## job 5618
// predictor_top
module predictor_top #(parameter M = 3, parameter K = 4, parameter N = 3) (
    input logic clk,
    input logic reset,
    input logic [K-1:0] index,
    input logic branch_outcome,  
    output logic prediction,      
    output logic success
);
    logic [M-1:0] bhr_out;      
    branch_history_register #(M) bhr_inst (
        .clk(clk),
        .reset(reset),
        .branch_outcome(branch_outcome),
        .bhr_out(bhr_out)
    );
    mnk_bit_predictor #(K, N, M) pht_inst (
        .clk(clk),
        .reset(reset),
        .index(index),
        .bhr_in (bhr_out),
        .branch_outcome(branch_outcome),
        .prediction(prediction)
    );
    always_comb  begin
        if (prediction == branch_outcome)
        begin success = 1; end
        else begin
        success = 0;
        end
    end 
endmodule
clock: 3.29 ns
lec_check: 0
abc_area: 1
cap_margin: 5
core_margin: 2
core_utilization: 72
cts_cluster_diameter: 105
gpl_routability_driven: 0
max_routing_layer: met5
place_density: 0.66
slew_margin: 20
tns_end_percent: 80
run.sh (not shown) runs the stock make flow with config.mk's settings and CLKGATE_MAP_FILE=.
Tool error DPL-0038 stopped job 5618 during global routing; no final results.
> inputs changed (job 5618 -> job 6860)
# job 5618
export LEC_CHECK = 0
export ABC_AREA = 1
export CAP_MARGIN = 5
export CORE_MARGIN = 2
export CORE_UTILIZATION = 72
export CTS_CLUSTER_DIAMETER = 105
export GPL_ROUTABILITY_DRIVEN = 0
export MAX_ROUTING_LAYER = met5
export PLACE_DENSITY = 0.66
export SLEW_MARGIN = 20
export TNS_END_PERCENT = 80
create_clock -name core_clock -period 3.29 [get_ports {clk}]
# job 6860
export LEC_CHECK = 0
export ABC_AREA = 1
export CAP_MARGIN = 20
export CORE_MARGIN = 2
export CORE_UTILIZATION = 63
export PLACE_DENSITY = 0.41
export SLEW_MARGIN = 20
create_clock -name core_clock -period 4.23 [get_ports {clk}]
Notes after the runs:
Both conditions hold for job 6860: the flow ran to the end and the final layout passed the timing, DRC and antenna checks.
From job 5618 to job 6860, number of sinks on the clock net did not move at all.
Worst-case clock buffer depth came out exactly the same in job 5618 and job 6860.
For core footprint, dividing the value from job 5618 by the value from job 6860 gives 0.878.
[diff] worst slack at placement, job 6860 relative to job 5618: improvement
Job 6860 vs job 5618: count of instances resized after the clock tree is built down in job 6860
Summary — horizontal die dimension, job 6860 relative to job 5618: higher, by about 7%.
Summary of the comparison: vertical die size is higher in job 6860, relative to job 5618.
Input changes introduced in job 8978 (baseline for comparison: job 6860):
# job 6860
export LEC_CHECK = 0
export ABC_AREA = 1
export CAP_MARGIN = 20
export CORE_MARGIN = 2
export CORE_UTILIZATION = 63
export PLACE_DENSITY = 0.41
export SLEW_MARGIN = 20
create_clock -name core_clock -period 4.23 [get_ports {clk}]
# job 8978
export LEC_CHECK = 0
export ABC_AREA = 1
export CAP_MARGIN = 20
export CORE_MARGIN = 6
export CORE_UTILIZATION = 24
export GPL_ROUTABILITY_DRIVEN = 1
export MIN_ROUTING_LAYER = met2
export PLACE_DENSITY_LB_ADDON = 0.28
export SLEW_MARGIN = 20
create_clock -name core_clock -period 7.0 [get_ports {clk}]
Results
Across both runs, reg2reg setup slack was higher for job 8978 than for job 6860. Job 6860 reports its cell at the slowest stage of the critical path as clkdlybuf4s50_1 while job 8978 reports nand2_1. Taking job 6860 as the reference, in job 8978 overall routing resource usage now smaller, combinational power now smaller, summed area of non-filler cells in the final layout now smaller, leakage power now smaller, post-detailed-routing wire length now larger.
Changes in job 1035 relative to job 8978:
# job 8978
export LEC_CHECK = 0
export ABC_AREA = 1
export CAP_MARGIN = 20
export CORE_MARGIN = 6
export CORE_UTILIZATION = 24
export GPL_ROUTABILITY_DRIVEN = 1
export MIN_ROUTING_LAYER = met2
export PLACE_DENSITY_LB_ADDON = 0.28
export SLEW_MARGIN = 20
create_clock -name core_clock -period 7.0 [get_ports {clk}]
# job 1035
export LEC_CHECK = 0
export CAP_MARGIN = 20
export CORE_MARGIN = 2
export CORE_UTILIZATION = 58
export SETUP_SLACK_MARGIN = 0.45
export SLEW_MARGIN = 20
create_clock -name core_clock -period 3.29 [get_ports {clk}]
Notes after the runs:
To summarise job 1035: no stage aborted, but the layout did not pass its checks, failing on max-capacitance violations, max-slew violations, negative setup slack. Of the two values seen for largest family of logic cells by area, simple AND/OR/NAND/NOR gates was produced by job 8978 and multiplexers by job 1035. When job 1035 is measured against job 8978, its count of non-CTS inverters in the layout turns out 140 lower. Diff job 8978 -> job 1035 | routed length on met3 | down by more than a quarter. Of job 1035 and job 8978, job 1035 shows the higher final-layout non-clock buffer area share, with job 8978 below it. Job 8978 reports its end of the critical path as success while job 1035 reports pht_inst.pht[29][1]. Job 1035: worst endpoint data arrival time is 200 ps higher than what job 8978 reported. Job 1035: switching power total 190% above job 8978. Delta (job 1035 minus job 8978): portion of total power attributed to sequential cells now smaller; combinational share of power higher; standard cell area after detailed placement went up by about 11%; power density over cell area +about 130%; final sum of negative setup slack saw a decrease. In the metrics for job 1035 and job 8978, the one carrying the higher cell depth of the worst setup path is job 8978.
#### Input delta (job 1346 over job 1035)
# job 1035
export LEC_CHECK = 0
export CAP_MARGIN = 20
export CORE_MARGIN = 2
export CORE_UTILIZATION = 58
export SETUP_SLACK_MARGIN = 0.45
export SLEW_MARGIN = 20
create_clock -name core_clock -period 3.29 [get_ports {clk}]
# job 1346
export LEC_CHECK = 0
export CAP_MARGIN = 0
export CORE_MARGIN = 2
export CORE_UTILIZATION = 72
export PLACE_DENSITY = 0.65
export SETUP_SLACK_MARGIN = 1.24
export SLEW_MARGIN = 20
create_clock -name core_clock -period 4.24 [get_ports {clk}]
Results
- Among job 1035 and job 1346, the run that stopped before the end is job 1346, and it is the only one.
- Job 1346: GRT-0116 in global routing -> run aborted
- Job 1346 ended up with a lower width of the die than job 1035 did.
- Re die area: job 1035 and job 1346 aren't equal, and the higher value belongs to job 1035.
- NOTE post-CTS setup buffer count job 1035->job 1346 decreased by more than a quarter
- Post-placement cell area delta for job 1346 relative to job 1035: 4.2% lower
- Job 1346 vs. job 1035: total number of placement rows went down 7, cell total after placement went down about 8%, core area went down about 20%, HPWL after detailed placement went down about 7%.
Inputs modified between job 1346 and job 4440:
# job 1346
export LEC_CHECK = 0
export CAP_MARGIN = 0
export CORE_MARGIN = 2
export CORE_UTILIZATION = 72
export PLACE_DENSITY = 0.65
export SETUP_SLACK_MARGIN = 1.24
export SLEW_MARGIN = 20
create_clock -name core_clock -period 4.24 [get_ports {clk}]
# job 4440
export LEC_CHECK = 0
export ABC_AREA = 0
export CAP_MARGIN = 20
export CORE_MARGIN = 2
export CORE_UTILIZATION = 72
export CTS_CLUSTER_DIAMETER = 372
export CTS_CLUSTER_SIZE = 98
export PLACE_DENSITY = 0.39
export SLEW_MARGIN = 20
export TNS_END_PERCENT = 30
create_clock -name core_clock -period 3.44 [get_ports {clk}]
## What came out
Job 4440 did not make it past global routing, where a tool error ended it.
Taking job 1346 as the reference, in job 4440 core outline area did not really move, vertical die size did not really move, placement row count did not really move.
Number of cells produced by synthesis: job 1346 vs job 4440 identical
The cell area after technology mapping on job 4440 is in line with that on job 1346.
Pre-CTS setup slack on job 4440 is down relative to job 1346.

========
predictor_top again, from the RTL that the note above started with.
Settings: LEC_CHECK=0, CAP_MARGIN=20, CORE_ASPECT_RATIO=0.58, CORE_MARGIN=10, CORE_UTILIZATION=49, CTS_CLUSTER_SIZE=50, GPL_ROUTABILITY_DRIVEN=0, MAX_ROUTING_LAYER=met4, PLACE_DENSITY_LB_ADDON=0.24, SETUP_SLACK_MARGIN=0.38, SLEW_MARGIN=20; clock period 5.86 ns.
Edit:
Settings changed: ABC_AREA set to 1, CAP_MARGIN 20 to 5, CORE_ASPECT_RATIO 0.58 to not set, CORE_MARGIN 10 to 2, CORE_UTILIZATION 49 to 72, CTS_CLUSTER_DIAMETER set to 105, CTS_CLUSTER_SIZE 50 to not set, HOLD_SLACK_MARGIN set to 0.29, MAX_ROUTING_LAYER met4 to met5, PLACE_DENSITY_LB_ADDON 0.24 to not set, SETUP_SLACK_MARGIN 0.38 to 0.89, TNS_END_PERCENT set to 80.
Clock period 5.86 ns to 3.48 ns, I/O delays scaled along.
Outcome: Now the flow ended with an error in global routing (5_1_grt) on GRT-0116. Die size came out lower by well over a third. Area after synthesis went up by a few percent. Synthesized cell count is higher by well over a third.
Edit:
Settings changed: ABC_AREA 1 to not set, CAP_MARGIN 5 to 0, CTS_CLUSTER_DIAMETER 105 to 30, GPL_ROUTABILITY_DRIVEN 0 to not set, HOLD_SLACK_MARGIN 0.29 to not set, MAX_ROUTING_LAYER met5 to not set, SETUP_SLACK_MARGIN 0.89 to 1.23, TNS_END_PERCENT 80 to not set.
Clock period 3.48 ns to 4.24 ns, I/O delays scaled along.
Outcome: With this change the flow stopped in clock tree synthesis (4_1_cts) on DPL-0038. Area after synthesis is lower by about 4.6%. Synthesized cell count is lower by 41%. Die area falls by 4.5%.

========
predictor_top again, from the RTL that the note above started with.
==> flow/design.v (excerpt) <==
module predictor_top #(parameter M = 3, parameter K = 4, parameter N = 3) (
    input logic clk,
    input logic reset,
    input logic [K-1:0] index,
    input logic branch_outcome,  
    output logic prediction,      
    output logic success
);
    logic [M-1:0] bhr_out;      
    branch_history_register #(M) bhr_inst (
        .clk(clk),
        .reset(reset),
        .branch_outcome(branch_outcome),
        .bhr_out(bhr_out)
    );
    mnk_bit_predictor #(K, N, M) pht_inst (
        .clk(clk),
        .reset(reset),
        .index(index),
        .bhr_in (bhr_out),
        .branch_outcome(branch_outcome),
        .prediction(prediction)
    );
    always_comb  begin
        if (prediction == branch_outcome)
        begin success = 1; end
        else begin
        success = 0;
        end
    end 
endmodule
export LEC_CHECK = 0
export ABC_AREA = 1
export CAP_MARGIN = 5
export CORE_MARGIN = 2
export CORE_UTILIZATION = 72
export CTS_CLUSTER_DIAMETER = 105
export GPL_ROUTABILITY_DRIVEN = 0
export MAX_ROUTING_LAYER = met5
export PLACE_DENSITY = 0.65
export SLEW_MARGIN = 20
export TNS_END_PERCENT = 80
create_clock -name core_clock -period 3.3 [get_ports {clk}]
The baseline ended with an error in 5_1_grt.
Edit:
ABC_AREA = default   (was 1)
CAP_MARGIN = 0   (was 5)
CTS_CLUSTER_DIAMETER = default   (was 105)
GPL_ROUTABILITY_DRIVEN = default   (was 0)
MAX_ROUTING_LAYER = default   (was met5)
PLACE_DENSITY = default   (was 0.65)
TNS_END_PERCENT = default   (was 80)
clock period = 4.24 ns   (was 3.3 ns; I/O delays follow)
The changed run failed in 5_1_grt (GRT-0116).
Die size drops by 4.5%.
Area after synthesis decreases by 4.6%.
Synthesized cell count fell by 41%.
Edit:
CAP_MARGIN = 20   (was 0)
CORE_UTILIZATION = 40   (was 72)
CTS_CLUSTER_DIAMETER = 80   (was default)
CTS_CLUSTER_SIZE = 78   (was default)
TNS_END_PERCENT = 25   (was default)
clock period = 6.0 ns   (was 4.24 ns; I/O delays follow)
With this change the flow completed without violations. Synthesized cell count stays the same. Die area goes up by about 80%. Area after synthesis is unchanged.
Power and IR drop assume default switching activity.
